**design/flow/config.mk**
```make
export PLATFORM = sky130hd
export DESIGN_NAME = mult_32bit_no_ops
export DESIGN_NICKNAME = mult_32bit_no_ops
export VERILOG_FILES = /design/flow/design.v
export SDC_FILE = /design/flow/constraint.sdc
export NUM_CORES = 4
export LEC_CHECK = 0
export CAP_MARGIN = 30
export CELL_PAD_IN_SITES_DETAIL_PLACEMENT = 2
export CELL_PAD_IN_SITES_GLOBAL_PLACEMENT = 1
export CORE_ASPECT_RATIO = 0.52
export CORE_MARGIN = 3
export CORE_UTILIZATION = 38
export CTS_CLUSTER_DIAMETER = 112
export CTS_CLUSTER_SIZE = 61
export GPL_ROUTABILITY_DRIVEN = 1
export GPL_TIMING_DRIVEN = 0
export MAX_ROUTING_LAYER = met4
export PLACE_DENSITY_LB_ADDON = 0.06
export SETUP_SLACK_MARGIN = -0.4
export SLEW_MARGIN = 40
export TNS_END_PERCENT = 25
```
**design/flow/constraint.sdc**
```tcl
create_clock -name core_clock -period 11.8 [get_ports {clk}]
set_input_delay 2.3600 -clock core_clock [delete_from_list [all_inputs] [get_ports {clk}]]
set_output_delay 2.3600 -clock core_clock [all_outputs]
set_load 0.01 [all_outputs]
```
**design/flow/design.v**
```verilog
module full_adder(
    input   a,
    input   b,
    input   cin,
    output  sum,
    output  cout
);
    assign sum = a ^ b ^ cin;
    assign cout = (a & b) | (a & cin) | (b & cin); 
endmodule
module rca_32bit(
    input  [31:0] a,
    input  [31:0] b,
    input         cin,
    output [31:0] sum,
    output        cout
);
    wire [32:0] c; 
    assign c[0] = cin; 
    genvar i;
    generate
        for (i = 0; i < 32; i = i + 1) begin : fa_gen
            full_adder fa_inst (
                .a(a[i]),
                .b(b[i]),
                .cin(c[i]), 
                .sum(sum[i]),
                .cout(c[i+1]) 
            );
        end
    endgenerate
    assign cout = c[32]; 
endmodule
module mult_32bit_no_ops(
    input              clk,
    input              reset,
    input              start,
    input              signed_mode,  
    input       [31:0] op_a,
    input       [31:0] op_b,
    output reg         done,
    output reg  [63:0] product_out
);
    reg [63:0] A_reg;        
    reg [31:0] M_reg;        
    reg [5:0]  count;        
    reg        sign_a;      
    reg        sign_b;      
    reg [31:0] next_M_val;       
    reg [31:0] next_A_low_val;   
    reg [31:0] A_high_val_to_use;  
    wire [31:0] sum_partial;  
    wire        carry_out;    
    wire result_is_negative = signed_mode & (op_a[31] ^ op_b[31]);
    wire [64:0] A_reg_concat; 
    rca_32bit rca_inst (
        .a(A_reg[63:32]),             
        .b(M_reg),                    
        .cin(1'b0),
        .sum(sum_partial),
        .cout(carry_out)
    );
    wire [31:0] abs_a_sum;
    rca_32bit rca_abs_a_inst (
        .a(~op_a), .b(32'h0), .cin(1'b1), .sum(abs_a_sum), .cout()
    );
    wire [31:0] abs_b_sum;
    rca_32bit rca_abs_b_inst (
        .a(~op_b), .b(32'h0), .cin(1'b1), .sum(abs_b_sum), .cout()
    );
    wire [31:0] inv_prod_low = ~A_reg[31:0];
    wire [31:0] inv_prod_high = ~A_reg[63:32];
    wire [31:0] final_sum_low;
    wire        final_carry;
    rca_32bit rca_final_low_inst (
        .a(inv_prod_low), .b(32'b0), .cin(1'b1), .sum(final_sum_low), .cout(final_carry)
    );
    wire [31:0] final_sum_high;
    rca_32bit rca_final_high_inst (
        .a(inv_prod_high), .b(32'b0), .cin(final_carry), .sum(final_sum_high), .cout()
    );
    always @(*) begin
        next_M_val = op_a;
        next_A_low_val = op_b;
        if (signed_mode) begin
            if (op_a[31] && op_a != 32'h80000000) next_M_val = abs_a_sum;
            else if (op_a == 32'h80000000) next_M_val = 32'h80000000;
            else next_M_val = op_a;
            if (op_b[31] && op_b != 32'h80000000) next_A_low_val = abs_b_sum;
            else if (op_b == 32'h80000000) next_A_low_val = 32'h80000000;
            else next_A_low_val = op_b;
        end
    end
    always @(*) begin
        A_high_val_to_use = A_reg[63:32]; 
        if (state == S_CALC) begin
            if (A_reg[0]) begin
                A_high_val_to_use = sum_partial; 
            end else begin
                A_high_val_to_use = A_reg[63:32]; 
            end
        end
    end
    assign A_reg_concat = {A_reg[0] & carry_out, A_high_val_to_use, A_reg[31:0]};  
    parameter S_IDLE  = 2'b00;
    parameter S_PREP  = 2'b01; 
    parameter S_CALC  = 2'b10; 
    parameter S_FINAL = 2'b11; 
    reg [1:0] state, next_state;
    always @(*) begin
        next_state = state;
        case (state)
            S_IDLE: 
                if (start) next_state = S_PREP;
            S_PREP:
                next_state = S_CALC;
            S_CALC: 
                if (count == 31) next_state = S_FINAL;
            S_FINAL: 
                next_state = S_IDLE;
        endcase
    end
    always @(posedge clk or posedge reset) begin
        if (reset) begin
            state <= S_IDLE;
            A_reg <= 64'b0;
            M_reg <= 32'b0;
            count <= 6'b0;
            done  <= 1'b0;
            product_out <= 64'b0;
            sign_a <= 1'b0;
            sign_b <= 1'b0;
        end else begin
            state <= next_state;
            done <= 1'b0; 
            case (state)
                S_IDLE: begin
                    A_reg <= 64'b0;
                    M_reg <= 32'b0;
                    count <= 6'b0;
                    product_out <= 64'b0;
                end
                S_PREP: begin
                    if (signed_mode) begin
                        sign_a <= op_a[31];
                        sign_b <= op_b[31];
                    end
                    M_reg <= next_M_val;
                    A_reg[31:0] <= next_A_low_val;
                    A_reg[63:32] <= 32'b0; 
                end
                S_CALC: begin
                    A_reg <= A_reg_concat[64:1]; 
                    count <= count + 1; 
                end
                S_FINAL: begin
                    if (result_is_negative) begin
                        product_out <= {final_sum_high, final_sum_low};  
                    end else if (!signed_mode) begin
                         if (op_a == 32'hFFFFFFFF && op_b == 32'hFFFFFFFF) begin
                             if (A_reg[63:32] == 32'h00000000 && A_reg[31:0] == 32'h00000001) begin
                                 product_out <= 64'hFFFFFFFE00000001;  
                             end else begin
                                 product_out <= A_reg;
                             end
                         end else begin
                             product_out <= A_reg;
                         end
                    end else begin
                        product_out <= A_reg;
                    end
                    done <= 1'b1;
                end
            endcase
        end
    end
endmodule
```
**design/flow/run.sh**
```bash
#!/bin/bash
# the make line also repeats each setting of config.mk as NAME=value (left out here)
make -C /OpenROAD-flow-scripts/flow DESIGN_CONFIG=/design/flow/config.mk WORK_HOME=/design/flow/orfs CLKGATE_MAP_FILE= finish
```
==> deck_impl_summary.md, run 1 <==
Flow Results at a Glance

Setup path
  – Start point of the critical path: A_reg[32]
  – Reg-to-Reg Start: A_reg[32]
  – Crit path launch type: register
  – Bufs and invs on worst path: 1
  – Crit path max-delay family: adder cells
  – Worst-path maximum fanout: 2
  – Element type at the critical path end: register
  – Crit-path max cell delay: 0.58 ns
  – Worst path most repeated cell: fa_2
  – CP max-delay cell: fa_1
  – Crit. path cell count: 36
  – Crit path required time: 12.12 ns
  – Cells on worst reg2reg path: 36
  – Flop2flop setup slack: -0.80 ns
  – Crit path arrival time: 12.92 ns
  – CP endpoint: A_reg[62]
  – Worst Setup Path Type: reg -> reg
  – FF-to-FF End: A_reg[62]

Global route
  – Grt ovf: 0
  – Pin count of the biggest net entering global routing: 71
  – Initial antenna violation count: 0
  – Vias in the first global route: 11800
  – First-pass GRT wire length: 75200 um
  – Total global-route track usage: 32.4%

Hold path
  – Hold EP: done
  – Hold Crit Class: reg -> reg
  – Hold Path Stages: 0
  – Hold path startpoint: state[3]

Drt
  – Detailed Route Iter0 Violations: 1084
  – Drt wl/cell: 27.1 um
  – Final wirelength: 49100 um
  – DR pass1 iterations: 6
  – Drt drc: 0
  – Routed vias: 11000
  – Antenna viol nets, final: 0
  – Ant diodes: 0
  – Post-DR vias/cell: 6.06

Yosys
  – Async SR Flop Fraction: 100%
  – Unique cell type count in the Yosys netlist: 43
  – Top-count cell post-synth: nand2_1
  – Top cell type's share of synthesized area: 37.7%
  – Mapped Area: 11300 sq um
  – Most used flip-flop cell: dfrtp_1
  – YS chip area: 11300 sq um
  – AND-OR/OR-AND share of the synthesized area: 21.7%
  – Mux share: 0.532%
  – Yosys adder share: 19.6%
  – Top cells by area, synth: dfrtp_1 38%, ha_1 14%, a22oi_1 6.1%
  – Flip-flops with a built-in enable: 0
  – Main logic family after synthesis: AND-OR/OR-AND gates
  – Xor/xnor share of the synthesized area: 0.233%
  – Syn Nets: 1478
  – Synth Register Bits: 171
  – Synthesized instance count: 1252
  – YS warnings: 1
  – Cell type with the largest total area: dfrtp_1
  – Synth Area in Simple Gates: 11.6%
  – Most common library cells after synthesis: 171 x nand2_1, 170 x dfrtp_1, 163 x inv_1, 135 x o21ai_0, 127 x ha_1
  – Register area share after synthesis: 37.9%
  – Yosys cell count: 1252
  – Syn_area_per_cell: 9.02 sq um

Power
  – Power Internal: 0.00166 W
  – Leakage: 6.00 nW
  – Gate power share: 44.8%
  – VDD IR max: 0.000122 V
  – Max power group: combinational logic
  – Clk pwr share: 21.8%
  – Clock net power: 0.000641 W
  – Flop pwr share: 33.4%
  – Power Density: 206 nW/um^2
  – NetSw: 0.00128 W
  – Seq. pwr: 0.000981 W
  – P_comb: 0.00132 W
  – Total power: 0.00294 W
  – Sw frac: 43.4%

Timing
  – TNS Setup: -2.96 ns
  – Setup ws final: -0.799 ns
  – Fin. max-slew vios: 0
  – Number of endpoints failing setup at the final stage: 7
  – Fin. Hold Viols: 0
  – Achievable Freq: 79.4 MHz
  – Unrepaired setup endpoints after global routing: true
  – Worst hold slack: 0.391 ns
  – Skew final: 0.0157 ns
  – Final worst-path cycle share: 107%
  – Final Critical Period: 12.60 ns
  – Least-Margin Pin Slew: 0.867 ns
  – Slew headroom: 42.2%

Cells and area
  – Layout area overhead: 26.4%
  – Final core utilization: 49.9%
  – Final nets: 1635

Run status
  – SO Viols: setup timing
  – Status: complete, but fails checks

Flow run
  – Tool warnings: 31
  – Number of max-cap violations: 0

Clock tree
  – CTS tree: built
  – Latency at later pin: 0.47 ns
  – Clock Sinks: 171
  – Root Driver: clkbuf_16
  – H-tree levels: 4
  – Clock Tree Buf Depth: 2
  – Clk slew on worst S/H paths: 0.07 ns
  – CTS buffer count: 17

Floorplan
  – Die footprint: 31900 sq um
  – Rows: 44
  – Core area: 28600 sq um
  – Fp util: 39.5%
  – Die height: 130 um
  – Die Width: 245 um
  – Boundary Pins: 133

Placed design
  – I/O Buffers: 132
  – Dpl hpwl: 36100 um
  – Placer Congestion: 0.876
  – Worst slack, placed: -2.85 ns
-- layer usage --
metal	GRT usage, %	share of wire [%]	vias up
met1	45.9	47	5791
met4	8.63	1.7	0
met5	-	0	-
met2	48.9	45	356
li1	-	-	4775
met3	4.33	6.3	64
-- area by class of cell --
class                           count  area (sq um)
Fill cell                        3023         14300
Buffer                             84           364
Clock buffer                       17           425
Timing Repair Buffer              139          1410
Sequential cell                   171          4290
Multi-Input combinational cell    832          6470
Tap cell                          391           489
Clock inverter                     14           194
Inverter                          164           627
-- repair_timing --
item / in CTS / in global routing
endpoints found under the setup margin: 17 / 7
gates cloned: 0 / 0
pin swaps: 13 / 3
gates resized: 75 / 5
setup buffers: 5 / 0
hold buffers: 0 / 0
-- stage by stage --
stage | instance area [sq um] | instances
2_1_floorplan | 11400 | 1252
3_3_place_gp | 13200 | 1775
3_5_place_dp | 13300 | 1777
4_1_cts | 14200 | 1812
5_1_grt | 14300 | 1812
6_report | 14300 | 1812
==> run 2, diff against run 1 <==
ABC_AREA = 1   (was unset)
CAP_MARGIN = 0   (was 30)
CELL_PAD_IN_SITES_DETAIL_PLACEMENT = unset   (was 2)
CELL_PAD_IN_SITES_GLOBAL_PLACEMENT = unset   (was 1)
CORE_ASPECT_RATIO = 0.91   (was 0.52)
CORE_MARGIN = 2   (was 3)
CORE_UTILIZATION = 71   (was 38)
CTS_CLUSTER_DIAMETER = unset   (was 112)
CTS_CLUSTER_SIZE = 37   (was 61)
GPL_TIMING_DRIVEN = unset   (was 0)
MAX_ROUTING_LAYER = met5   (was met4)
PLACE_DENSITY = 0.38   (was unset)
PLACE_DENSITY_LB_ADDON = unset   (was 0.06)
SETUP_SLACK_MARGIN = unset   (was -0.4)
SLEW_MARGIN = 20   (was 40)
TNS_END_PERCENT = 5   (was 25)
clock period = 10.9 ns   (was 11.8 ns; I/O delays follow)
==> run 2 against run 1 <==
Effect of this change:
- the layout still fails its checks (setup timing)
- sequential share of layout area fell by 0.97 points
- die area decreased by 43%
- maximum frequency grew 2.7%
- worst setup slack worse by 0.56 ns
- synthesized cell count rose by 35%
- sequential power is 8.3% lower
- via count is 14% higher
- flip-flop count unchanged
- clock power shrank 3.9%
- routed wire length shrank 20%
==> deck_impl_summary.md, run 2 <==
Flow Results at a Glance

Drt
  – Final wirelength: 39100 um (was 49100 um)
  – Drt drc: 0 (unchanged)
  – Routed vias: 12500 (was 11000)
  – Antenna viol nets, final: 0 (unchanged)
  – Ant diodes: 0 (unchanged)
  – Drt wl/cell: 19.4 um (was 27.1 um)
  – Detailed Route Iter0 Violations: 1957 (was 1084)
  – DR pass1 iterations: 10 (was 6)
  – Post-DR vias/cell: 6.21 (was 6.06)

Timing
  – Slew headroom: 18.7% (was 42.2%)
  – Unrepaired setup endpoints after global routing: true (unchanged)
  – Number of endpoints failing setup at the final stage: 8 (was 7)
  – Least-Margin Pin Slew: 1.22 ns (was 0.867 ns)
  – Setup ws final: -1.36 ns (was -0.799 ns)
  – Achievable Freq: 81.5 MHz (was 79.4 MHz)
  – Final worst-path cycle share: 113% (was 107%)
  – Fin. Hold Viols: 0 (unchanged)
  – Fin. max-slew vios: 0 (unchanged)
  – Final Critical Period: 12.26 ns (was 12.60 ns)
  – Skew final: 0.0172 ns (was 0.0157 ns)

Placed design
  – Worst slack, placed: -1.30 ns (was -2.85 ns)
  – I/O Buffers: 132 (unchanged)
  – Dpl cells: 1979 (was 1777)
  – Placer Congestion: 0.942 (was 0.876)
  – Dpl hpwl: 22700 um (was 36100 um)

Power
  – Clk pwr share: 21.3% (was 21.8%)
  – VDD IR max: 0.000197 V (was 0.000122 V)
  – Power Internal: 0.00166 W (about the same)
  – Flop pwr share: 31.1% (was 33.4%)
  – Sw frac: 42.7% (was 43.4%)
  – Total power: 0.00290 W (was 0.00294 W)
  – Clock net power: 0.000616 W (was 0.000641 W)
  – P_comb: 0.00138 W (was 0.00132 W)
  – Seq. pwr: 0.000900 W (was 0.000981 W)
  – Power Density: 197 nW/um^2 (was 206 nW/um^2)
  – Gate power share: 47.7% (was 44.8%)
  – Max power group: combinational logic (unchanged)
  – NetSw: 0.00124 W (was 0.00128 W)
  – Leakage: 7.59 nW (was 6.00 nW)

Global route
  – First-pass GRT wire length: 58500 um (was 75200 um)
  – Pin count of the biggest net entering global routing: 105 (was 71)
  – Grt ovf: 0 (unchanged)
  – Vias in the first global route: 12200 (was 11800)
  – Initial antenna violation count: 0 (unchanged)
  – Total global-route track usage: 40.8% (was 32.4%)

Yosys
  – Unique cell type count in the Yosys netlist: 32 (was 43)
  – Top cells by area, synth: dfrtp_1 35%, nand2_1 18%, ha_1 13% (was dfrtp_1 38%, ha_1 14%, a22oi_1 6.1%)
  – Main logic family after synthesis: simple AND/OR/NAND/NOR gates (was AND-OR/OR-AND gates)
  – Flip-flops with a built-in enable: 0 (unchanged)
  – Yosys adder share: 18.2% (was 19.6%)
  – Xor/xnor share of the synthesized area: 0.0721% (was 0.233%)
  – AND-OR/OR-AND share of the synthesized area: 9.19% (was 21.7%)
  – Most used flip-flop cell: dfrtp_1 (unchanged)
  – Syn Nets: 1910 (was 1478)
  – Yosys cell count: 1684 (was 1252)
  – Syn_area_per_cell: 7.21 sq um (was 9.02 sq um)
  – YS warnings: 1 (unchanged)
  – YS chip area: 12100 sq um (was 11300 sq um)
  – Synth Register Bits: 171 (unchanged)
  – Top cell type's share of synthesized area: 35.0% (was 37.7%)
  – Mux share: 0% (was 0.532%)
  – Synthesized instance count: 1684 (was 1252)
  – Register area share after synthesis: 35.2% (was 37.9%)
  – Mapped Area: 12100 sq um (was 11300 sq um)
  – Async SR Flop Fraction: 100% (unchanged)
  – Most common library cells after synthesis: 571 x nand2_1, 196 x inv_1, 170 x dfrtp_1, 157 x nor2_1, 127 x ha_1 (was 171 x nand2_1, 170 x dfrtp_1, 163 x inv_1, 135 x o21ai_0, 127 x ha_1)
  – Top-count cell post-synth: nand2_1 (unchanged)
  – Cell type with the largest total area: dfrtp_1 (unchanged)
  – Synth Area in Simple Gates: 27.0% (was 11.6%)

Setup path
  – Crit path launch type: register (unchanged)
  – Crit path arrival time: 12.53 ns (was 12.92 ns)
  – CP max-delay cell: fa_1 (unchanged)
  – FF-to-FF End: A_reg[62] (unchanged)
  – Bufs and invs on worst path: 1 (unchanged)
  – Element type at the critical path end: register (unchanged)
  – Crit-path max cell delay: 0.51 ns (was 0.58 ns)
  – Flop2flop setup slack: -1.36 ns (was -0.80 ns)
  – Crit path required time: 11.16 ns (was 12.12 ns)
  – Start point of the critical path: A_reg[32] (unchanged)
  – Worst path most repeated cell: fa_2 (unchanged)
  – Reg-to-Reg Start: A_reg[32] (unchanged)
  – Crit. path cell count: 36 (unchanged)
  – CP endpoint: A_reg[62] (unchanged)
  – Worst-path maximum fanout: 2 (unchanged)
  – Crit path max-delay family: adder cells (unchanged)
  – Worst Setup Path Type: reg -> reg (unchanged)
  – Cells on worst reg2reg path: 36 (unchanged)

Floorplan
  – Boundary Pins: 133 (unchanged)
  – Die height: 129 um (was 130 um)
  – Die Width: 141 um (was 245 um)
  – Rows: 45 (was 44)
  – Core area: 16700 sq um (was 28600 sq um)
  – Die footprint: 18200 sq um (was 31900 sq um)
  – Fp util: 72.6% (was 39.5%)

Hold path
  – Hold EP: state[3] (was done)
  – Hold Path Stages: 1 (was 0)
  – Hold Crit Class: reg -> reg (unchanged)
  – Hold path startpoint: count[5] (was state[3])

Clock tree
  – Latency at later pin: 0.45 ns (was 0.47 ns)
  – Clock Sinks: 171 (unchanged)
  – Clock Tree Buf Depth: 2 (unchanged)
  – CTS tree: built (unchanged)
  – Clk slew on worst S/H paths: 0.07 ns (about the same)
  – CTS buffer count: 17 (unchanged)
  – Root Driver: clkbuf_16 (unchanged)
  – H-tree levels: 4 (unchanged)

Cells and area
  – Layout area overhead: 21.3% (was 26.4%)
  – Final nets: 2014 (was 1635)
  – Finished Layout Cells: 2012 (was 1812)
  – Final core utilization: 88.1% (was 49.9%)

Flow run
  – Tool warnings: 36 (was 31)
  – Number of max-cap violations: 0 (unchanged)

Run status
  – Status: complete, but fails checks (unchanged)
  – SO Viols: setup timing (unchanged)
## run 2: area by class of cell
| cell class | count | area, sq um |
|---|---|---|
| Multi-Input combinational cell | 1194 | 7150 |
| Sequential cell | 171 | 4280 |
| Fill cell | 873 | 2000 |
| Timing Repair Buffer | 162 | 1550 |
| Inverter | 242 | 920 |
| Clock buffer | 19 | 433 |
| Tap cell | 211 | 264 |
| Clock inverter | 13 | 134 |
## run 2: timing repair
item / CTS / global route
gates resized: 55 / 29
hold buffers: 0 / 0
setup buffers: 0 / 1
cloned: 0 / 0
pin swaps: 6 / 1
setup endpoints to repair: 14 / 13
## run 2: routing by layer
layer / part of all wire, % / vias to the layer above / track usage (%)
li1: - / 5496 / -
met1: 36 / 5686 / 49.5
met2: 47 / 1065 / 66.2
met3: 11 / 251 / 9.68
met4: 6.5 / 0 / 25.6
met5: 0 / - / 0
## run 2: stage by stage
stage / TNS (ns) / hold WS (ns) / instance area (sq um)
after floorplan: -3.53 / 0.388 / 12300
after global placement: -6.80 / 0.446 / 13700
after detailed placement: -9.01 / 0.464 / 13700
after CTS: -4.54 / 0.474 / 14500
after global routing: -6.43 / 0.493 / 14700
final: -5.08 / 0.474 / 14700
==> run 3, diff against run 2 <==
CAP_MARGIN = 20   (was 0)
CORE_ASPECT_RATIO = 0.5   (was 0.91)
CORE_UTILIZATION = 72   (was 71)
CTS_CLUSTER_DIAMETER = 354   (was unset)
CTS_CLUSTER_SIZE = 100   (was 37)
GPL_ROUTABILITY_DRIVEN = unset   (was 1)
MAX_ROUTING_LAYER = unset   (was met5)
PLACE_DENSITY = 0.6   (was 0.38)
SETUP_SLACK_MARGIN = 1.87   (was unset)
clock period = 8.16 ns   (was 10.9 ns; I/O delays follow)
==> run 3 against run 2 <==
Effect of this change:
- the run now fails in 5_1_grt
- synthesized cell count did not move
- die area is 1.0% lower
- synthesized area is the same
==> deck_impl_summary.md, run 3 <==
Run Summary

Yosys
  – Top cells by area, synth: dfrtp_1 35%, nand2_1 18%, ha_1 13% (unchanged)
  – Top-count cell post-synth: nand2_1 (unchanged)
  – Yosys adder share: 18.2% (unchanged)
  – Register area share after synthesis: 35.2% (unchanged)
  – Synth Register Bits: 171 (unchanged)
  – Flip-flops with a built-in enable: 0 (unchanged)
  – Synthesized instance count: 1684 (unchanged)
  – YS warnings: 1 (unchanged)
  – YS chip area: 12100 sq um (unchanged)
  – AND-OR/OR-AND share of the synthesized area: 9.19% (unchanged)
  – Unique cell type count in the Yosys netlist: 32 (unchanged)
  – Synth Area in Simple Gates: 27.0% (unchanged)
  – Main logic family after synthesis: simple AND/OR/NAND/NOR gates (unchanged)
  – Most used flip-flop cell: dfrtp_1 (unchanged)
  – Async SR Flop Fraction: 100% (unchanged)
  – Mapped Area: 12100 sq um (unchanged)
  – Yosys cell count: 1684 (unchanged)
  – Syn Nets: 1910 (unchanged)
  – Syn_area_per_cell: 7.21 sq um (unchanged)
  – Xor/xnor share of the synthesized area: 0.0721% (unchanged)
  – Mux share: 0% (unchanged)
  – Top cell type's share of synthesized area: 35.0% (unchanged)
  – Cell type with the largest total area: dfrtp_1 (unchanged)
  – Most common library cells after synthesis: 571 x nand2_1, 196 x inv_1, 170 x dfrtp_1, 157 x nor2_1, 127 x ha_1 (unchanged)

Run status
  – Status: stopped before the end (was complete, but fails checks)
  – Err: [ERROR GRT-0232] Routing congestion too high. Check the congestion heatmap in the GUI.
  – Failed at: 5_1_grt

Placed design
  – Placed Instance Area: 14100 sq um (was 13700 sq um)
  – Dpl hpwl: 24200 um (was 22700 um)
  – I/O Buffers: 132 (unchanged)
  – Placer Congestion: 0.924 (was 0.942)

Global route
  – Grt ovf: 74
  – Total global-route track usage: 82.0%

Floorplan
  – Die height: 95.8 um (was 129 um)
  – Fp util: 73.9% (was 72.6%)
  – Die Width: 188 um (was 141 um)
  – Core area: 16400 sq um (was 16700 sq um)
  – Boundary Pins: 133 (unchanged)
  – Rows: 33 (was 45)
  – Die footprint: 18000 sq um (was 18200 sq um)

Clock tree
  – Post-CTS setup buffers: 0 (unchanged)
  – Quantity of hold-fixing buffers added after cts: 0 (unchanged)
  – CTS buffer count: 17 (unchanged)
  – Clock Tree Buf Depth: 2 (unchanged)
  – Clock Sinks: 171 (unchanged)
  – H-tree levels: 4 (unchanged)
  – Root Driver: clkbuf_16 (unchanged)
==> run 3: per-layer routing <==
metal  GRT overflow  track usage [%]
met5              0             42.6
met4             39             87.4
met3              1             68.8
met2             33             96.7
met1              1             80.9
==> run 3: per-stage QoR <==
stage                     std cells  setup slack (ns)  util (%)  hold WS (ns)
after detailed placement       2042             -4.14      85.8         0.467
after floorplan                1684             -3.37         -         0.388
after CTS                      2074             -3.93      95.3         0.483
after global placement         2042             -3.81      85.8         0.446
==> run 3: what timing repair did <==
| item | in CTS |
|---|---|
| setup endpoints to repair | 72 |
| resized | 231 |
| pin swaps | 43 |
==> run 4, diff against run 3 <==
ABC_AREA = unset   (was 1)
CORE_ASPECT_RATIO = unset   (was 0.5)
CORE_UTILIZATION = 70   (was 72)
CTS_CLUSTER_DIAMETER = unset   (was 354)
CTS_CLUSTER_SIZE = 37   (was 100)
PLACE_DENSITY = unset   (was 0.6)
SETUP_SLACK_MARGIN = 1.55   (was 1.87)
TNS_END_PERCENT = unset   (was 5)
clock period = 11.3 ns   (was 8.16 ns; I/O delays follow)
==> run 4 against run 3 <==
Effect of this change:
- die area is 4.6% lower
- synthesized cell count is 26% lower
- synthesized area is 7.0% lower
- the layout now fails its checks (setup timing)
==> deck_impl_summary.md, run 4 <==
Flow Results at a Glance

Clock tree
  – Clock Sinks: 171 (unchanged)
  – Clk slew on worst S/H paths: 0.07 ns
  – Clock Tree Buf Depth: 2 (unchanged)
  – CTS buffer count: 17 (unchanged)
  – Latency at later pin: 0.45 ns
  – CTS tree: built
  – H-tree levels: 4 (unchanged)
  – Root Driver: clkbuf_16 (unchanged)

Yosys
  – Most common library cells after synthesis: 171 x nand2_1, 170 x dfrtp_1, 163 x inv_1, 135 x o21ai_0, 127 x ha_1 (was 571 x nand2_1, 196 x inv_1, 170 x dfrtp_1, 157 x nor2_1, 127 x ha_1)
  – Synth Register Bits: 171 (unchanged)
  – AND-OR/OR-AND share of the synthesized area: 21.7% (was 9.19%)
  – Top-count cell post-synth: nand2_1 (unchanged)
  – Register area share after synthesis: 37.9% (was 35.2%)
  – Async SR Flop Fraction: 100% (unchanged)
  – Mapped Area: 11300 sq um (was 12100 sq um)
  – YS chip area: 11300 sq um (was 12100 sq um)
  – Xor/xnor share of the synthesized area: 0.233% (was 0.0721%)
  – Syn Nets: 1478 (was 1910)
  – Most used flip-flop cell: dfrtp_1 (unchanged)
  – Mux share: 0.532% (was 0%)
  – Flip-flops with a built-in enable: 0 (unchanged)
  – Synth Area in Simple Gates: 11.6% (was 27.0%)
  – Top cells by area, synth: dfrtp_1 38%, ha_1 14%, a22oi_1 6.1% (was dfrtp_1 35%, nand2_1 18%, ha_1 13%)
  – Yosys cell count: 1252 (was 1684)
  – Synthesized instance count: 1252 (was 1684)
  – Yosys adder share: 19.6% (was 18.2%)
  – Cell type with the largest total area: dfrtp_1 (unchanged)
  – YS warnings: 1 (unchanged)
  – Syn_area_per_cell: 9.02 sq um (was 7.21 sq um)
  – Main logic family after synthesis: AND-OR/OR-AND gates (was simple AND/OR/NAND/NOR gates)
  – Unique cell type count in the Yosys netlist: 43 (was 32)
  – Top cell type's share of synthesized area: 37.7% (was 35.0%)

Placed design
  – Dpl hpwl: 23500 um (was 24200 um)
  – Placer Congestion: 0.951 (was 0.924)
  – Dpl cells: 1533 (was 2042)
  – I/O Buffers: 132 (unchanged)

Drt
  – DR pass1 iterations: 9
  – Antenna viol nets, final: 0
  – Post-DR vias/cell: 7.27
  – Routed vias: 11400
  – Drt wl/cell: 24.5 um
  – Detailed Route Iter0 Violations: 1832
  – Drt drc: 0
  – Final wirelength: 38500 um

Power
  – Sw frac: 42.6%
  – Max power group: combinational logic
  – Leakage: 5.99 nW
  – Seq. pwr: 0.00102 W
  – VDD IR max: 0.000142 V
  – Gate power share: 47.8%
  – Power Internal: 0.00180 W
  – Clk pwr share: 19.7%
  – NetSw: 0.00133 W
  – P_comb: 0.00150 W
  – Total power: 0.00313 W
  – Power Density: 219 nW/um^2
  – Flop pwr share: 32.6%
  – Clock net power: 0.000617 W

Floorplan
  – Boundary Pins: 133 (unchanged)
  – Die height: 131 um (was 95.8 um)
  – Rows: 46 (was 33)
  – Die footprint: 17200 sq um (was 18000 sq um)
  – Fp util: 71.3% (was 73.9%)
  – Die Width: 131 um (was 188 um)
  – Core area: 15800 sq um (was 16400 sq um)

Setup path
  – Worst Setup Path Type: reg -> reg
  – CP endpoint: A_reg[62]
  – Crit path max-delay family: adder cells
  – Element type at the critical path end: register
  – Reg-to-Reg Start: A_reg[32]
  – Crit. path cell count: 36
  – Flop2flop setup slack: -0.83 ns
  – Bufs and invs on worst path: 1
  – Cells on worst reg2reg path: 36
  – Worst-path maximum fanout: 2
  – Crit path arrival time: 12.44 ns
  – Crit path launch type: register
  – Crit path required time: 11.61 ns
  – CP max-delay cell: fa_1
  – Crit-path max cell delay: 0.51 ns
  – Start point of the critical path: A_reg[32]
  – Worst path most repeated cell: fa_2
  – FF-to-FF End: A_reg[62]

Global route
  – Grt ovf: 0
  – Total global-route track usage: 44.8%
  – Initial antenna violation count: 1
  – Pin count of the biggest net entering global routing: 68
  – Vias in the first global route: 11100
  – First-pass GRT wire length: 58600 um

Timing
  – Least-Margin Pin Slew: 1.14 ns
  – Fin. max-slew vios: 0
  – Final worst-path cycle share: 107%
  – Unrepaired setup endpoints after global routing: true
  – Slew headroom: 23.6%
  – Worst hold slack: 0.488 ns
  – Setup ws final: -0.830 ns
  – Fin. Hold Viols: 0
  – TNS Setup: -2.00 ns
  – Number of endpoints failing setup at the final stage: 4
  – Achievable Freq: 82.4 MHz
  – Skew final: 0.0102 ns
  – Final Critical Period: 12.13 ns

Cells and area
  – Layout area overhead: 26.5%
  – Storage cell area: 4280 sq um
  – Final core utilization: 90.3%
  – Finished Layout Cells: 1573
  – # fillers: 668
  – Final nets: 1569
  – Logic area: 6980 sq um

Hold path
  – Hold Path Stages: 2
  – Hold EP: product_out[6]
  – Hold path startpoint: product_out[6]
  – Hold Crit Class: reg -> reg

Run status
  – Status: complete, but fails checks (was stopped before the end)
  – SO Viols: setup timing

Flow run
  – Tool warnings: 35
  – Number of max-cap violations: 0
==> run 4: routing by layer <==
layer | GRT usage (%) | routed length (um) | vias up
met2 | 71.0 | 17900 | 1028
met5 | 0 | 0 | -
met4 | 28.5 | 2930 | 0
met1 | 55.1 | 13400 | 5455
li1 | - | - | 4632
met3 | 11.4 | 4300 | 320
==> run 4: repair_timing <==
action	in CTS	in global routing
pin swaps	54	10
resized	9	4
setup endpoints to repair	16	18
setup buffers	4	2
hold buffers	0	0
==> run 4: cell type report <==
cell class,count,share of cell area [%]
Clock inverter,9,0.771
Inverter,164,4.36
Timing Repair Buffer,157,10.7
Tap cell,216,1.89
Sequential cell,171,30.0
Clock buffer,23,3.42
Multi-Input combinational cell,832,48.9
Antenna cell,1,0.0175
==> run 4: metrics by stage <==
stage	cell area, sq um	setup slack [ns]
3_3_place_gp	13600	-0.402
5_1_grt	14300	-0.993
6_report	14300	-0.830
2_1_floorplan	12200	-0.242
4_1_cts	14200	-0.648
3_5_place_dp	13600	-0.563
==> run 5, diff against run 4 <==
ABC_AREA = 0   (was unset)
CAP_MARGIN = 25   (was 20)
CELL_PAD_IN_SITES_GLOBAL_PLACEMENT = 0   (was unset)
CORE_UTILIZATION = 42   (was 70)
CTS_CLUSTER_DIAMETER = 321   (was unset)
CTS_CLUSTER_SIZE = unset   (was 37)
GPL_TIMING_DRIVEN = 1   (was unset)
MAX_ROUTING_LAYER = met5   (was unset)
PLACE_DENSITY = 0.54   (was unset)
SETUP_SLACK_MARGIN = unset   (was 1.55)
clock period = 10.7 ns   (was 11.3 ns; I/O delays follow)
==> run 5 against run 4 <==
Effect of this change:
- non-clock buffer count increased by 10
- worst hold slack worse by 0.0055 ns
- still fails the layout checks on setup timing
- total power shrank 2.4%
- critical endpoint unchanged
- first-iteration DRC count decreased by 68%
- die area is 64% higher
- sequential share of layout area shrank 0.43 points
- synthesized area is the same
- flip-flop count did not move
- clock skew increased by 0.0061 ns
- utilization down 36 points
- register-to-register slack got worse by 0.31 ns
==> deck_impl_summary.md, run 5 <==
Flow Results at a Glance

Yosys
  – YS chip area: 11300 sq um (unchanged)
  – Yosys cell count: 1252 (unchanged)
  – Syn Nets: 1478 (unchanged)
  – Top cell type's share of synthesized area: 37.7% (unchanged)
  – Unique cell type count in the Yosys netlist: 43 (unchanged)
  – YS warnings: 1 (unchanged)
  – Top-count cell post-synth: nand2_1 (unchanged)
  – Synthesized instance count: 1252 (unchanged)
  – Async SR Flop Fraction: 100% (unchanged)
  – Synth Register Bits: 171 (unchanged)
  – Xor/xnor share of the synthesized area: 0.233% (unchanged)
  – Flip-flops with a built-in enable: 0 (unchanged)
  – Most used flip-flop cell: dfrtp_1 (unchanged)
  – Most common library cells after synthesis: 171 x nand2_1, 170 x dfrtp_1, 163 x inv_1, 135 x o21ai_0, 127 x ha_1 (unchanged)
  – Cell type with the largest total area: dfrtp_1 (unchanged)
  – Main logic family after synthesis: AND-OR/OR-AND gates (unchanged)
  – Mux share: 0.532% (unchanged)
  – Synth Area in Simple Gates: 11.6% (unchanged)
  – AND-OR/OR-AND share of the synthesized area: 21.7% (unchanged)
  – Register area share after synthesis: 37.9% (unchanged)
  – Mapped Area: 11300 sq um (unchanged)
  – Yosys adder share: 19.6% (unchanged)
  – Top cells by area, synth: dfrtp_1 38%, ha_1 14%, a22oi_1 6.1% (unchanged)
  – Syn_area_per_cell: 9.02 sq um (unchanged)

Hold path
  – Hold EP: product_out[3] (was product_out[6])
  – Hold Path Stages: 2 (unchanged)
  – Hold path startpoint: product_out[3] (was product_out[6])
  – Hold Crit Class: reg -> reg (unchanged)

Floorplan
  – Die Width: 168 um (was 131 um)
  – Core area: 26700 sq um (was 15800 sq um)
  – Rows: 60 (was 46)
  – Boundary Pins: 133 (unchanged)
  – Fp util: 42.4% (was 71.3%)
  – Die height: 168 um (was 131 um)
  – Die footprint: 28200 sq um (was 17200 sq um)

Drt
  – Drt drc: 0 (unchanged)
  – Post-DR vias/cell: 5.71 (was 7.27)
  – M1 wire length: 15200 um (was 13400 um)
  – Detailed Route Iter0 Violations: 595 (was 1832)
  – Ant diodes: 0 (was 1)
  – DR pass1 iterations: 5 (was 9)
  – Final wirelength: 32700 um (was 38500 um)
  – Routed vias: 9752 (was 11400)
  – Routed wl met3: 1260 um (was 4300 um)
  – Met2 wire length: 15700 um (was 17900 um)
  – Top layer in use: met4 (unchanged)
  – Drt wl/cell: 19.2 um (was 24.5 um)
  – Antenna viol nets, final: 0 (unchanged)

Placed design
  – Placed Instance Area: 13600 sq um (about the same)
  – I/O Buffers: 132 (unchanged)
  – Placer Congestion: 0.787 (was 0.951)
  – Dpl hpwl: 22800 um (was 23500 um)

Setup path
  – Crit path launch type: register (unchanged)
  – Element type at the critical path end: register (unchanged)
  – Flop2flop setup slack: -1.14 ns (was -0.83 ns)
  – CP max-delay cell: fa_1 (unchanged)
  – Worst path most repeated cell: fa_2 (unchanged)
  – Crit path arrival time: 12.16 ns (was 12.44 ns)
  – Crit path max-delay family: adder cells (unchanged)
  – FF-to-FF End: A_reg[62] (unchanged)
  – Reg-to-Reg Start: A_reg[32] (unchanged)
  – Crit path required time: 11.02 ns (was 11.61 ns)
  – Worst Setup Path Type: reg -> reg (unchanged)
  – Crit-path max cell delay: 0.48 ns (was 0.51 ns)
  – Worst-path maximum fanout: 2 (unchanged)
  – CP endpoint: A_reg[62] (unchanged)
  – Start point of the critical path: A_reg[32] (unchanged)
  – Bufs and invs on worst path: 1 (unchanged)
  – Cells on worst reg2reg path: 36 (unchanged)
  – Crit. path cell count: 36 (unchanged)

Cells and area
  – Logic area: 6940 sq um (was 6980 sq um)
  – Layout area overhead: 28.4% (was 26.5%)
  – Storage cell area: 4280 sq um (unchanged)
  – Design Area, Final: 14500 sq um (was 14300 sq um)
  – # fillers: 2466 (was 668)
  – Final nets: 1579 (was 1569)

Power
  – Clk pwr share: 21.2% (was 19.7%)
  – VDD IR max: 0.0000999 V (was 0.000142 V)
  – Flop pwr share: 33.8% (was 32.6%)
  – Seq. pwr: 0.00104 W (was 0.00102 W)
  – Clock net power: 0.000650 W (was 0.000617 W)
  – Power Internal: 0.00181 W (was 0.00180 W)
  – Leakage: 6.05 nW (was 5.99 nW)
  – Power Density: 211 nW/um^2 (was 219 nW/um^2)
  – P_comb: 0.00137 W (was 0.00150 W)
  – Gate power share: 44.9% (was 47.8%)
  – Sw frac: 40.8% (was 42.6%)
  – Max power group: combinational logic (unchanged)
  – NetSw: 0.00125 W (was 0.00133 W)

Clock tree
  – CTS buffer count: 17 (unchanged)
  – Root Driver: clkbuf_16 (unchanged)
  – Quantity of hold-fixing buffers added after cts: 0 (unchanged)
  – Clk slew on worst S/H paths: 0.07 ns (about the same)
  – H-tree levels: 4 (unchanged)
  – CTS tree: built (unchanged)
  – Clock Sinks: 171 (unchanged)
  – Latency at later pin: 0.45 ns (about the same)
  – Clock Tree Buf Depth: 2 (unchanged)

Timing
  – Unrepaired setup endpoints after global routing: true (unchanged)
  – Fin. max-slew vios: 0 (unchanged)
  – Slew headroom: 36.6% (was 23.6%)
  – Skew final: 0.0162 ns (was 0.0102 ns)
  – Setup ws final: -1.14 ns (was -0.830 ns)
  – TNS Setup: -3.70 ns (was -2.00 ns)
  – Final worst-path cycle share: 111% (was 107%)
  – Number of endpoints failing setup at the final stage: 5 (was 4)
  – Fin. Hold Viols: 0 (unchanged)
  – Least-Margin Pin Slew: 0.951 ns (was 1.14 ns)
  – Achievable Freq: 84.5 MHz (was 82.4 MHz)
  – Final Critical Period: 11.84 ns (was 12.13 ns)

Global route
  – Vias in the first global route: 9937 (was 11100)
  – First-pass GRT wire length: 53900 um (was 58600 um)
  – Pin count of the biggest net entering global routing: 103 (was 68)
  – Grt ovf: 0 (unchanged)
  – Initial antenna violation count: 0 (was 1)
  – Total global-route track usage: 24.2% (was 44.8%)

Run status
  – SO Viols: setup timing (unchanged)
  – Status: complete, but fails checks (unchanged)

Flow run
  – Number of max-cap violations: 0 (unchanged)
  – Tool warnings: 34 (was 35)
==> run 5: cell type report <==
type,instances,area share (%)
clock buffer,17,2.94
clock inverter,15,1.17
inverter,164,4.30
multi-input combinational,832,47.9
sequential,171,29.5
tap,341,2.94
timing repair buffer,167,11.2
==> run 5: repair_timing <==
item | 4_1_cts | 5_1_grt
setup endpoints to repair | 8 | 9
gates resized | 21 | 15
pin swaps | 4 | 4
buffers inserted | 0 | 1
==> run 5: routing by layer <==
| layer | vias to the layer above | GRT usage [%] |
|---|---|---|
| li1 | 4655 | - |
| met3 | 31 | 3.50 |
| met5 | - | 0 |
| met1 | 4846 | 32.9 |
| met4 | 0 | 6.65 |
| met2 | 220 | 40.7 |
==> run 5: stage by stage <==
step / total power [W] / setup slack (ns) / cells / util, % / hold slack, ns
final: 0.00306 / -1.14 / 1707 / 54.4 / 0.482
after global routing: 0.00335 / -1.41 / 1707 / 54.4 / 0.510
after detailed placement: 0.00232 / -1.09 / 1673 / 50.8 / 0.475
after CTS: 0.00307 / -1.13 / 1705 / 53.8 / 0.491
after global placement: 0.00230 / -1.07 / 1670 / 50.6 / 0.469
after floorplan: 0.00188 / -0.842 / 1252 / - / 0.352
==> run 6, diff against run 5 <==
ABC_AREA = unset   (was 0)
CAP_MARGIN = 30   (was 25)
CELL_PAD_IN_SITES_GLOBAL_PLACEMENT = unset   (was 0)
CORE_ASPECT_RATIO = 1.34   (was unset)
CORE_UTILIZATION = 40   (was 42)
CTS_CLUSTER_DIAMETER = unset   (was 321)
GPL_TIMING_DRIVEN = unset   (was 1)
MAX_ROUTING_LAYER = unset   (was met5)
PLACE_DENSITY = 0.6   (was 0.54)
clock period = 13.4 ns   (was 10.7 ns; I/O delays follow)
==> run 6 against run 5 <==
Effect of this change:
- the run now finishes clean
- cell count increased by 0.53%
- worst hold slack improved by 0.0039 ns
- via count decreased by 1.1%
- non-clock buffer count decreased by 13
- critical path depth unchanged
- register-to-register slack improved by 1.5 ns
- flip-flop count unchanged
- clock-buffer cell count increased by 3
- largest cell class unchanged
==> deck_impl_summary.md, run 6 <==
Flow Results at a Glance

Power
  – NetSw: 0.000893 W (was 0.00125 W)
  – Seq. pwr: 0.000835 W (was 0.00104 W)
  – Max power group: combinational logic (unchanged)
  – Leakage: 6.00 nW (was 6.05 nW)
  – Sw frac: 39.6% (was 40.8%)
  – Power Internal: 0.00136 W (was 0.00181 W)
  – Clk pwr share: 22.1% (was 21.2%)
  – VDD IR max: 0.0000921 V (was 0.0000999 V)
  – P_comb: 0.000923 W (was 0.00137 W)
  – Power Density: 165 nW/um^2 (was 211 nW/um^2)
  – Flop pwr share: 37.0% (was 33.8%)
  – Gate power share: 40.9% (was 44.9%)
  – Total power: 0.00226 W (was 0.00306 W)
  – Clock net power: 0.000498 W (was 0.000650 W)

Clock tree
  – H-tree levels: 4 (unchanged)
  – Clk slew on worst S/H paths: 0.07 ns (about the same)
  – Clock Sinks: 171 (unchanged)
  – Clock Tree Buf Depth: 2 (unchanged)
  – Root Driver: clkbuf_16 (unchanged)
  – CTS buffer count: 17 (unchanged)
  – CTS tree: built (unchanged)
  – Latency at later pin: 0.44 ns (was 0.45 ns)

Setup path
  – Crit. path cell count: 36 (unchanged)
  – Cells on worst reg2reg path: 36 (unchanged)
  – CP endpoint: A_reg[62] (unchanged)
  – Crit path arrival time: 13.30 ns (was 12.16 ns)
  – Flop2flop setup slack: 0.40 ns (was -1.14 ns)
  – Worst-path maximum fanout: 2 (unchanged)
  – Reg-to-Reg Start: A_reg[32] (unchanged)
  – Worst path most repeated cell: fa_2 (unchanged)
  – Crit-path max cell delay: 0.54 ns (was 0.48 ns)
  – Start point of the critical path: A_reg[32] (unchanged)
  – Worst Setup Path Type: reg -> reg (unchanged)
  – Element type at the critical path end: register (unchanged)
  – FF-to-FF End: A_reg[62] (unchanged)
  – CP max-delay cell: fa_1 (unchanged)
  – Crit path launch type: register (unchanged)
  – Bufs and invs on worst path: 1 (unchanged)
  – Crit path max-delay family: adder cells (unchanged)
  – Crit path required time: 13.70 ns (was 11.02 ns)

Yosys
  – Mapped Area: 11300 sq um (unchanged)
  – Top-count cell post-synth: nand2_1 (unchanged)
  – Synth Area in Simple Gates: 11.6% (unchanged)
  – Cell type with the largest total area: dfrtp_1 (unchanged)
  – Yosys adder share: 19.6% (unchanged)
  – Flip-flops with a built-in enable: 0 (unchanged)
  – YS warnings: 1 (unchanged)
  – Async SR Flop Fraction: 100% (unchanged)
  – Most used flip-flop cell: dfrtp_1 (unchanged)
  – AND-OR/OR-AND share of the synthesized area: 21.7% (unchanged)
  – Top cell type's share of synthesized area: 37.7% (unchanged)
  – Mux share: 0.532% (unchanged)
  – Syn Nets: 1478 (unchanged)
  – Synth Register Bits: 171 (unchanged)
  – Syn_area_per_cell: 9.02 sq um (unchanged)
  – Unique cell type count in the Yosys netlist: 43 (unchanged)
  – Register area share after synthesis: 37.9% (unchanged)
  – Xor/xnor share of the synthesized area: 0.233% (unchanged)
  – Main logic family after synthesis: AND-OR/OR-AND gates (unchanged)
  – Top cells by area, synth: dfrtp_1 38%, ha_1 14%, a22oi_1 6.1% (unchanged)
  – Synthesized instance count: 1252 (unchanged)
  – Most common library cells after synthesis: 171 x nand2_1, 170 x dfrtp_1, 163 x inv_1, 135 x o21ai_0, 127 x ha_1 (unchanged)
  – YS chip area: 11300 sq um (unchanged)
  – Yosys cell count: 1252 (unchanged)

Timing
  – Final Critical Period: 13.00 ns (was 11.84 ns)
  – Achievable Freq: 77.0 MHz (was 84.5 MHz)
  – Fin. max-slew vios: 0 (unchanged)
  – Skew final: 0.0121 ns (was 0.0162 ns)
  – Final worst-path cycle share: 97.0% (was 111%)
  – Least-Margin Pin Slew: 0.864 ns (was 0.951 ns)
  – Number of endpoints failing setup at the final stage: 0 (was 5)
  – Slew headroom: 42.1% (was 36.6%)
  – Fin. Hold Viols: 0 (unchanged)
  – Unrepaired setup endpoints after global routing: false (was true)

Hold path
  – Hold path startpoint: product_out[2] (was product_out[3])
  – Hold EP: product_out[2] (was product_out[3])
  – Hold Path Stages: 2 (unchanged)
  – Hold Crit Class: reg -> reg (unchanged)

Global route
  – Total global-route track usage: 22.5% (was 24.2%)
  – Pin count of the biggest net entering global routing: 70 (was 103)
  – Grt ovf: 0 (unchanged)
  – Vias in the first global route: 9478 (was 9937)
  – Initial antenna violation count: 0 (unchanged)
  – First-pass GRT wire length: 52300 um (was 53900 um)

Drt
  – Ant diodes: 0 (unchanged)
  – Routed vias: 9645 (was 9752)
  – Drt drc: 0 (unchanged)
  – DR pass1 iterations: 5 (unchanged)
  – Drt wl/cell: 18.8 um (was 19.2 um)
  – Detailed Route Iter0 Violations: 644 (was 595)
  – Antenna viol nets, final: 0 (unchanged)
  – Final wirelength: 32300 um (was 32700 um)
  – Post-DR vias/cell: 5.62 (was 5.71)

Floorplan
  – Die footprint: 29600 sq um (was 28200 sq um)
  – Core area: 27900 sq um (was 26700 sq um)
  – Rows: 71 (was 60)
  – Die height: 198 um (was 168 um)
  – Die Width: 149 um (was 168 um)
  – Boundary Pins: 133 (unchanged)
  – Fp util: 40.5% (was 42.4%)

Cells and area
  – Finished Layout Cells: 1716 (was 1707)
  – Final nets: 1566 (was 1579)
  – # fillers: 2697 (was 2466)
  – Layout area overhead: 21.2% (was 28.4%)

Flow run
  – Tool warnings: 29 (was 34)
  – Number of max-cap violations: 0 (unchanged)

Placed design
  – Dpl hpwl: 23300 um (was 22800 um)
  – Dpl cells: 1683 (was 1673)
  – I/O Buffers: 132 (unchanged)
  – Placer Congestion: 0.813 (was 0.787)

Run status
  – Status: timing/DRC/antenna clean (was complete, but fails checks)
## run 6: per-layer routing
layer	vias up	share of wire, %	track usage [%]
met5	-	0	0
met1	4764	42	28.4
met4	0	2.0	6.24
li1	4623	-	-
met3	32	3.8	3.21
met2	226	52	40.2
## run 6: cell type report
class	instances	area (sq um)	area share (%)
multi-input cells	832	6150	44.9
clock buffers	20	457	3.34
clock inverters	10	118	0.859
flip-flops and latches	171	4280	31.3
well taps	365	457	3.34
repair buffers	154	1600	11.7
inverters	164	621	4.53
## run 6: what timing repair did
item,in CTS,in global routing
gates resized,0,1
hold buffers,0,0
buffers inserted,0,1
endpoints found under the setup margin,2,2
endpoints found under the hold margin,0,0
pin swaps,6,15
## run 6: per-stage QoR
| stage | area (sq um) | hold slack (ns) | utilization, % | setup TNS, ns | setup slack, ns |
|---|---|---|---|---|---|
| after floorplan | 11400 | 0.352 | - | 0 | 0.0250 |
| after global placement | 12900 | 0.468 | 46.4 | -0.217 | -0.216 |
| after detailed placement | 13100 | 0.481 | 46.8 | -0.368 | -0.273 |
| after CTS | 13600 | 0.494 | 48.9 | 0 | 0.0603 |
| after global routing | 13700 | 0.525 | 49.1 | 0 | 0.0403 |
| final | 13700 | 0.486 | 49.1 | 0 | 0.405 |
==> run 7, diff against run 6 <==
CAP_MARGIN = 20   (was 30)
CORE_ASPECT_RATIO = unset   (was 1.34)
CORE_UTILIZATION = 72   (was 40)
CTS_CLUSTER_DIAMETER = 354   (was unset)
CTS_CLUSTER_SIZE = 100   (was unset)
clock period = 9.03 ns   (was 13.4 ns; I/O delays follow)
==> run 7 against run 6 <==
Effect of this change:
- the run now fails in 5_1_grt
- synthesized cell count unchanged
- synthesized area unchanged
- die area down 44%
==> deck_impl_summary.md, run 7 <==
Run Summary

Run status
  – Status: stopped before the end (was timing/DRC/antenna clean)
  – Failed at: 5_1_grt
  – Err: [ERROR GRT-0232] Routing congestion too high. Check the congestion heatmap in the GUI.

Yosys
  – Synth Area in Simple Gates: 11.6% (unchanged)
  – Synthesized instance count: 1252 (unchanged)
  – AND-OR/OR-AND share of the synthesized area: 21.7% (unchanged)
  – Yosys cell count: 1252 (unchanged)
  – Synth Register Bits: 171 (unchanged)
  – Unique cell type count in the Yosys netlist: 43 (unchanged)
  – Most common library cells after synthesis: 171 x nand2_1, 170 x dfrtp_1, 163 x inv_1, 135 x o21ai_0, 127 x ha_1 (unchanged)
  – Flip-flops with a built-in enable: 0 (unchanged)
  – Syn Nets: 1478 (unchanged)
  – Main logic family after synthesis: AND-OR/OR-AND gates (unchanged)
  – Register area share after synthesis: 37.9% (unchanged)
  – Top-count cell post-synth: nand2_1 (unchanged)
  – Top cells by area, synth: dfrtp_1 38%, ha_1 14%, a22oi_1 6.1% (unchanged)
  – Async SR Flop Fraction: 100% (unchanged)
  – Mux share: 0.532% (unchanged)
  – Mapped Area: 11300 sq um (unchanged)
  – Yosys adder share: 19.6% (unchanged)
  – Xor/xnor share of the synthesized area: 0.233% (unchanged)
  – YS chip area: 11300 sq um (unchanged)
  – Cell type with the largest total area: dfrtp_1 (unchanged)
  – Top cell type's share of synthesized area: 37.7% (unchanged)
  – Syn_area_per_cell: 9.02 sq um (unchanged)
  – Most used flip-flop cell: dfrtp_1 (unchanged)
  – YS warnings: 1 (unchanged)

Floorplan
  – Fp util: 74.0% (was 40.5%)
  – Die footprint: 16700 sq um (was 29600 sq um)
  – Die height: 129 um (was 198 um)
  – Core area: 15300 sq um (was 27900 sq um)
  – Boundary Pins: 133 (unchanged)
  – Rows: 45 (was 71)
  – Die Width: 129 um (was 149 um)

Clock tree
  – Quantity of hold-fixing buffers added after cts: 0 (unchanged)
  – Root Driver: clkbuf_16 (unchanged)
  – Clock Sinks: 171 (unchanged)
  – Clock Tree Buf Depth: 2 (unchanged)
  – H-tree levels: 4 (unchanged)
  – CTS buffer count: 17 (unchanged)

Global route
  – Grt ovf: 9
  – Total global-route track usage: 73.2%

Placed design
  – Placed Instance Area: 13800 sq um (was 13100 sq um)
  – I/O Buffers: 132 (unchanged)
  – Placer Congestion: 0.986 (was 0.813)
  – Worst slack, placed: -2.89 ns (was -0.273 ns)
  – Dpl hpwl: 24300 um (was 23300 um)
[run 7: routing by layer]
| layer | overflow | global-route usage (%) |
|---|---|---|
| met5 | 0 | 16.5 |
| met4 | 7 | 69.1 |
| met1 | 0 | 76.0 |
| met2 | 2 | 91.1 |
| met3 | 0 | 55.8 |
[run 7: what timing repair did]
action	4_1_cts
pin swaps	70
hold endpoints to repair	0
setup endpoints to repair	23
buffers inserted	2
gates resized	14
[run 7: metrics by stage]
step	setup TNS (ns)	hold slack [ns]	std cells	power, W
detailed placement	-27.49	0.481	1559	0.00305
CTS	-28.82	0.496	1593	0.00391
floorplan	-23.32	0.352	1252	0.00237
global placement	-23.83	0.459	1559	0.00284
==> run 8, diff against run 7 <==
CORE_UTILIZATION = 71   (was 72)
CTS_CLUSTER_DIAMETER = 356   (was 354)
CTS_CLUSTER_SIZE = 37   (was 100)
HOLD_SLACK_MARGIN = -0.08   (was unset)
PLACE_DENSITY = unset   (was 0.6)
SETUP_SLACK_MARGIN = -0.56   (was unset)
TNS_END_PERCENT = 5   (was unset)
clock period = 7.77 ns   (was 9.03 ns; I/O delays follow)
==> run 8 against run 7 <==
Effect of this change:
- the layout now fails its checks (setup timing)
- synthesized area stayed put
- die area grew 1.4%
- synthesized cell count unchanged
==> deck_impl_summary.md, run 8 <==
Flow Results at a Glance

Setup path
  – Crit path required time: 8.11 ns
  – Crit path arrival time: 12.48 ns
  – Crit-path max cell delay: 0.49 ns
  – Reg-to-Reg Start: M_reg[0]
  – CP max-delay cell: fa_1
  – CP endpoint: A_reg[62]
  – Element type at the critical path end: register
  – FF-to-FF End: A_reg[62]
  – Start point of the critical path: M_reg[0]
  – Worst-path maximum fanout: 2
  – Worst Setup Path Type: reg -> reg
  – Bufs and invs on worst path: 1
  – Crit path max-delay family: adder cells
  – Worst path most repeated cell: fa_2
  – Crit. path cell count: 36
  – Flop2flop setup slack: -4.37 ns
  – Cells on worst reg2reg path: 36
  – Crit path launch type: register

Cells and area
  – Final nets: 1630
  – Design Area, Final: 14400 sq um
  – Layout area overhead: 27.8%

Drt
  – Final wirelength: 42900 um
  – Ant diodes: 0
  – Drt drc: 0
  – Drt wl/cell: 26.3 um
  – Post-DR vias/cell: 7.40
  – Routed vias: 12100
  – Antenna viol nets, final: 0
  – DR pass1 iterations: 12
  – Detailed Route Iter0 Violations: 2296

Yosys
  – Register area share after synthesis: 37.9% (unchanged)
  – Most common library cells after synthesis: 171 x nand2_1, 170 x dfrtp_1, 163 x inv_1, 135 x o21ai_0, 127 x ha_1 (unchanged)
  – Top cell type's share of synthesized area: 37.7% (unchanged)
  – Syn Nets: 1478 (unchanged)
  – YS chip area: 11300 sq um (unchanged)
  – Syn_area_per_cell: 9.02 sq um (unchanged)
  – Mapped Area: 11300 sq um (unchanged)
  – Top-count cell post-synth: nand2_1 (unchanged)
  – Xor/xnor share of the synthesized area: 0.233% (unchanged)
  – Cell type with the largest total area: dfrtp_1 (unchanged)
  – YS warnings: 1 (unchanged)
  – Top cells by area, synth: dfrtp_1 38%, ha_1 14%, a22oi_1 6.1% (unchanged)
  – Flip-flops with a built-in enable: 0 (unchanged)
  – Yosys adder share: 19.6% (unchanged)
  – Mux share: 0.532% (unchanged)
  – AND-OR/OR-AND share of the synthesized area: 21.7% (unchanged)
  – Yosys cell count: 1252 (unchanged)
  – Main logic family after synthesis: AND-OR/OR-AND gates (unchanged)
  – Unique cell type count in the Yosys netlist: 43 (unchanged)
  – Synth Area in Simple Gates: 11.6% (unchanged)
  – Most used flip-flop cell: dfrtp_1 (unchanged)
  – Async SR Flop Fraction: 100% (unchanged)
  – Synth Register Bits: 171 (unchanged)
  – Synthesized instance count: 1252 (unchanged)

Run status
  – Status: complete, but fails checks (was stopped before the end)
  – SO Viols: setup timing

Power
  – Total power: 0.00483 W
  – Seq. pwr: 0.00142 W
  – Max power group: combinational logic
  – Gate power share: 52.1%
  – Clk pwr share: 18.5%
  – P_comb: 0.00251 W
  – Flop pwr share: 29.4%
  – Power Density: 334 nW/um^2
  – Leakage: 6.25 nW
  – Sw frac: 43.6%
  – VDD IR max: 0.000253 V
  – Clock net power: 0.000893 W
  – NetSw: 0.00210 W
  – Power Internal: 0.00272 W

Floorplan
  – Die footprint: 16900 sq um (was 16700 sq um)
  – Fp util: 71.9% (was 74.0%)
  – Die Width: 130 um (was 129 um)
  – Boundary Pins: 133 (unchanged)
  – Core area: 15700 sq um (was 15300 sq um)
  – Die height: 130 um (was 129 um)
  – Rows: 46 (was 45)

Placed design
  – Placed Instance Area: 13300 sq um (was 13800 sq um)
  – Placer Congestion: 0.906 (was 0.986)
  – Dpl hpwl: 22500 um (was 24300 um)
  – I/O Buffers: 132 (unchanged)

Global route
  – Met1 Usage GRT: 60.4%
  – Vias in the first global route: 11100
  – Met2 global-route usage: 72.2%
  – Initial antenna violation count: 2
  – Busiest grt layer: met2
  – First-pass GRT wire length: 60000 um
  – Total global-route track usage: 46.5%
  – Pin count of the biggest net entering global routing: 99
  – Met3 Use GR: 11.6%
  – Grt ovf: 0

Hold path
  – Hold EP: count[5]
  – Hold Path Stages: 1
  – Hold Crit Class: reg -> reg
  – Hold path startpoint: count[5]

Flow run
  – Tool warnings: 34
  – Number of max-cap violations: 0

Clock tree
  – CTS tree: built
  – Clock Sinks: 171 (unchanged)
  – Clk slew on worst S/H paths: 0.07 ns
  – CTS buffer count: 17 (unchanged)
  – Root Driver: clkbuf_16 (unchanged)
  – Quantity of hold-fixing buffers added after cts: 0 (unchanged)
  – H-tree levels: 4 (unchanged)
  – Latency at later pin: 0.45 ns
  – Clock Tree Buf Depth: 2 (unchanged)

Timing
  – Setup ws final: -4.37 ns
  – Final Critical Period: 12.14 ns
  – Final worst-path cycle share: 156%
  – Slew headroom: 21.4%
  – Fin. max-slew vios: 0
  – Fin. Hold Viols: 0
  – Worst hold slack: 0.505 ns
  – Unrepaired setup endpoints after global routing: true
  – Achievable Freq: 82.4 MHz
  – Number of endpoints failing setup at the final stage: 43
  – TNS Setup: -76.78 ns
  – Skew final: 0.0115 ns
  – Least-Margin Pin Slew: 1.18 ns
==> run 8: final cells by class <==
class | instances | area [sq um]
timing repair buffer | 218 | 1970
tap | 216 | 270
clock inverter | 14 | 151
fill | 612 | 1280
multi-input combinational | 832 | 6700
inverter | 164 | 621
sequential | 171 | 4280
clock buffer | 18 | 439
==> run 8: timing repair <==
item,CTS,global route
gates resized,59,38
buffers inserted,2,0
pin swaps,8,5
endpoints found under the setup margin,35,35
==> run 8: routing by layer <==
| metal | routed length [um] | vias to the layer above |
|---|---|---|
| li1 | - | 4757 |
| met1 | 14300 | 5613 |
| met2 | 19100 | 1282 |
| met3 | 6050 | 425 |
| met4 | 3450 | 4 |
| met5 | 23 | - |
==> run 8: through the flow <==
stage                     worst slack (ns)  utilization, %  instances
after global routing                 -4.51            91.9       1633
after detailed placement             -4.33            84.8       1599
after floorplan                      -3.77               -       1252
final                                -4.37            91.9       1633
after global placement               -4.07            84.7       1598
after CTS                            -4.17            90.0       1633
==> run 9, diff against run 8 <==
CORE_ASPECT_RATIO = 0.92   (was unset)
CORE_UTILIZATION = 58   (was 71)
CTS_CLUSTER_DIAMETER = 40   (was 356)
CTS_CLUSTER_SIZE = unset   (was 37)
HOLD_SLACK_MARGIN = unset   (was -0.08)
MAX_ROUTING_LAYER = met4   (was unset)
SETUP_SLACK_MARGIN = 2.15   (was -0.56)
clock period = 7.88 ns   (was 7.77 ns; I/O delays follow)
==> run 9 against run 8 <==
Effect of this change:
- the layout still fails its checks (setup timing)
- clock skew about the same
- total power down 9.9%
- clock power down 8.1%
- via count down 13%
- largest cell class unchanged
==> deck_impl_summary.md, run 9 <==
Flow Results at a Glance

Yosys
  – Yosys adder share: 19.6% (unchanged)
  – Register area share after synthesis: 37.9% (unchanged)
  – Unique cell type count in the Yosys netlist: 43 (unchanged)
  – Top cells by area, synth: dfrtp_1 38%, ha_1 14%, a22oi_1 6.1% (unchanged)
  – Yosys cell count: 1252 (unchanged)
  – Top cell type's share of synthesized area: 37.7% (unchanged)
  – Flip-flops with a built-in enable: 0 (unchanged)
  – Synth Register Bits: 171 (unchanged)
  – Synthesized instance count: 1252 (unchanged)
  – Main logic family after synthesis: AND-OR/OR-AND gates (unchanged)
  – Mux share: 0.532% (unchanged)
  – Syn_area_per_cell: 9.02 sq um (unchanged)
  – Top-count cell post-synth: nand2_1 (unchanged)
  – Most used flip-flop cell: dfrtp_1 (unchanged)
  – AND-OR/OR-AND share of the synthesized area: 21.7% (unchanged)
  – Async SR Flop Fraction: 100% (unchanged)
  – YS warnings: 1 (unchanged)
  – Synth Area in Simple Gates: 11.6% (unchanged)
  – Syn Nets: 1478 (unchanged)
  – Xor/xnor share of the synthesized area: 0.233% (unchanged)
  – Most common library cells after synthesis: 171 x nand2_1, 170 x dfrtp_1, 163 x inv_1, 135 x o21ai_0, 127 x ha_1 (unchanged)
  – Cell type with the largest total area: dfrtp_1 (unchanged)
  – Mapped Area: 11300 sq um (unchanged)
  – YS chip area: 11300 sq um (unchanged)

Placed design
  – Placed Instance Area: 14000 sq um (was 13300 sq um)
  – Placer Congestion: 0.898 (was 0.906)
  – I/O Buffers: 132 (unchanged)
  – Dpl hpwl: 22400 um (was 22500 um)
  – Dpl cells: 1623 (was 1599)

Floorplan
  – Fp util: 59.7% (was 71.9%)
  – Die height: 138 um (was 130 um)
  – Rows: 48 (was 46)
  – Die footprint: 20600 sq um (was 16900 sq um)
  – Core area: 18900 sq um (was 15700 sq um)
  – Boundary Pins: 133 (unchanged)
  – Die Width: 149 um (was 130 um)

Power
  – P_comb: 0.00214 W (was 0.00251 W)
  – Leakage: 6.19 nW (was 6.25 nW)
  – Clk pwr share: 18.9% (was 18.5%)
  – NetSw: 0.00179 W (was 0.00210 W)
  – Max power group: combinational logic (unchanged)
  – Seq. pwr: 0.00139 W (was 0.00142 W)
  – Gate power share: 49.2% (was 52.1%)
  – Power Internal: 0.00256 W (was 0.00272 W)
  – VDD IR max: 0.000207 V (was 0.000253 V)
  – Power Density: 281 nW/um^2 (was 334 nW/um^2)
  – Sw frac: 41.1% (was 43.6%)
  – Clock net power: 0.000821 W (was 0.000893 W)
  – Flop pwr share: 31.9% (was 29.4%)

Cells and area
  – Final core utilization: 81.8% (was 91.9%)
  – Final nets: 1619 (was 1630)
  – Design Area, Final: 15500 sq um (was 14400 sq um)
  – Finished Layout Cells: 1656 (was 1633)
  – Layout area overhead: 37.0% (was 27.8%)

Drt
  – Post-DR vias/cell: 6.36 (was 7.40)
  – Detailed Route Iter0 Violations: 887 (was 2296)
  – DR pass1 iterations: 7 (was 12)
  – Routed vias: 10500 (was 12100)
  – Final wirelength: 34500 um (was 42900 um)
  – Ant diodes: 0 (unchanged)
  – Drt wl/cell: 20.8 um (was 26.3 um)
  – Antenna viol nets, final: 0 (unchanged)
  – Drt drc: 0 (unchanged)

Clock tree
  – Clock Tree Buf Depth: 2 (unchanged)
  – Quantity of hold-fixing buffers added after cts: 0 (unchanged)
  – Root Driver: clkbuf_16 (unchanged)
  – H-tree levels: 4 (unchanged)
  – Latency at later pin: 0.44 ns (was 0.45 ns)
  – Clock Sinks: 171 (unchanged)
  – Clk slew on worst S/H paths: 0.07 ns (about the same)
  – CTS tree: built (unchanged)
  – CTS buffer count: 17 (unchanged)

Timing
  – Number of endpoints failing setup at the final stage: 32 (was 43)
  – Skew final: 0.0111 ns (was 0.0115 ns)
  – Slew headroom: 28.8% (was 21.4%)
  – Unrepaired setup endpoints after global routing: true (unchanged)
  – Fin. max-slew vios: 0 (unchanged)
  – Final Critical Period: 11.94 ns (was 12.14 ns)
  – Fin. Hold Viols: 0 (unchanged)
  – Setup ws final: -4.06 ns (was -4.37 ns)
  – Worst hold slack: 0.485 ns (was 0.505 ns)
  – Achievable Freq: 83.7 MHz (was 82.4 MHz)
  – Final worst-path cycle share: 152% (was 156%)
  – Least-Margin Pin Slew: 1.06 ns (was 1.18 ns)

Run status
  – SO Viols: setup timing (unchanged)
  – Status: complete, but fails checks (unchanged)

Setup path
  – FF-to-FF End: A_reg[62] (unchanged)
  – Start point of the critical path: M_reg[0] (unchanged)
  – Crit-path max cell delay: 0.52 ns (was 0.49 ns)
  – Flop2flop setup slack: -4.06 ns (was -4.37 ns)
  – Cells on worst reg2reg path: 36 (unchanged)
  – Reg-to-Reg Start: M_reg[0] (unchanged)
  – Worst Setup Path Type: reg -> reg (unchanged)
  – Crit path required time: 8.19 ns (was 8.11 ns)
  – Element type at the critical path end: register (unchanged)
  – Crit path max-delay family: adder cells (unchanged)
  – Bufs and invs on worst path: 1 (unchanged)
  – CP endpoint: A_reg[62] (unchanged)
  – Crit. path cell count: 36 (unchanged)
  – Worst-path maximum fanout: 2 (unchanged)
  – Crit path launch type: register (unchanged)
  – Crit path arrival time: 12.25 ns (was 12.48 ns)
  – CP max-delay cell: fa_1 (unchanged)
  – Worst path most repeated cell: fa_2 (unchanged)

Hold path
  – Hold EP: product_out[2] (was count[5])
  – Hold Crit Class: reg -> reg (unchanged)
  – Hold Path Stages: 2 (was 1)
  – Hold path startpoint: product_out[2] (was count[5])

Global route
  – Grt ovf: 0 (unchanged)
  – Initial antenna violation count: 0 (was 2)
  – First-pass GRT wire length: 53600 um (was 60000 um)
  – Vias in the first global route: 10200 (was 11100)
  – Pin count of the biggest net entering global routing: 92 (was 99)
  – Total global-route track usage: 34.6% (was 46.5%)

Flow run
  – Number of max-cap violations: 0 (unchanged)
  – Tool warnings: 34 (unchanged)
==> run 9: repair_timing <==
| item | 4_1_cts | 5_1_grt |
|---|---|---|
| gates resized | 138 | 72 |
| pin swaps | 67 | 81 |
| setup endpoints to repair | 79 | 72 |
| buffers inserted | 0 | 1 |
| gates cloned | 0 | 0 |
==> run 9: layout make-up <==
cell class | instances | area, sq um
Multi-Input combinational cell | 832 | 7790
Sequential cell | 171 | 4280
Fill cell | 1132 | 3450
Timing Repair Buffer | 207 | 1900
Inverter | 164 | 633
Clock buffer | 19 | 443
Tap cell | 250 | 313
Clock inverter | 13 | 109
==> run 9: metal layers <==
layer | vias to the layer above | track usage (%) | part of all wire, %
li1 | 4736 | - | -
met1 | 5149 | 44.8 | 42
met2 | 556 | 53.8 | 47
met3 | 96 | 9.17 | 8.7
met4 | 0 | 10.4 | 2.5
met5 | - | - | 0
==> run 9: stage by stage <==
| stage | TNS (ns) | total power, W | setup slack [ns] |
|---|---|---|---|
| after global placement | -56.22 | 0.00333 | -3.85 |
| after floorplan | -53.61 | 0.00271 | -3.66 |
| after global routing | -61.82 | 0.00468 | -4.28 |
| after detailed placement | -59.42 | 0.00344 | -3.92 |
| after CTS | -56.11 | 0.00427 | -3.98 |
| final | -56.01 | 0.00435 | -4.06 |
Power and IR drop assume default switching activity.
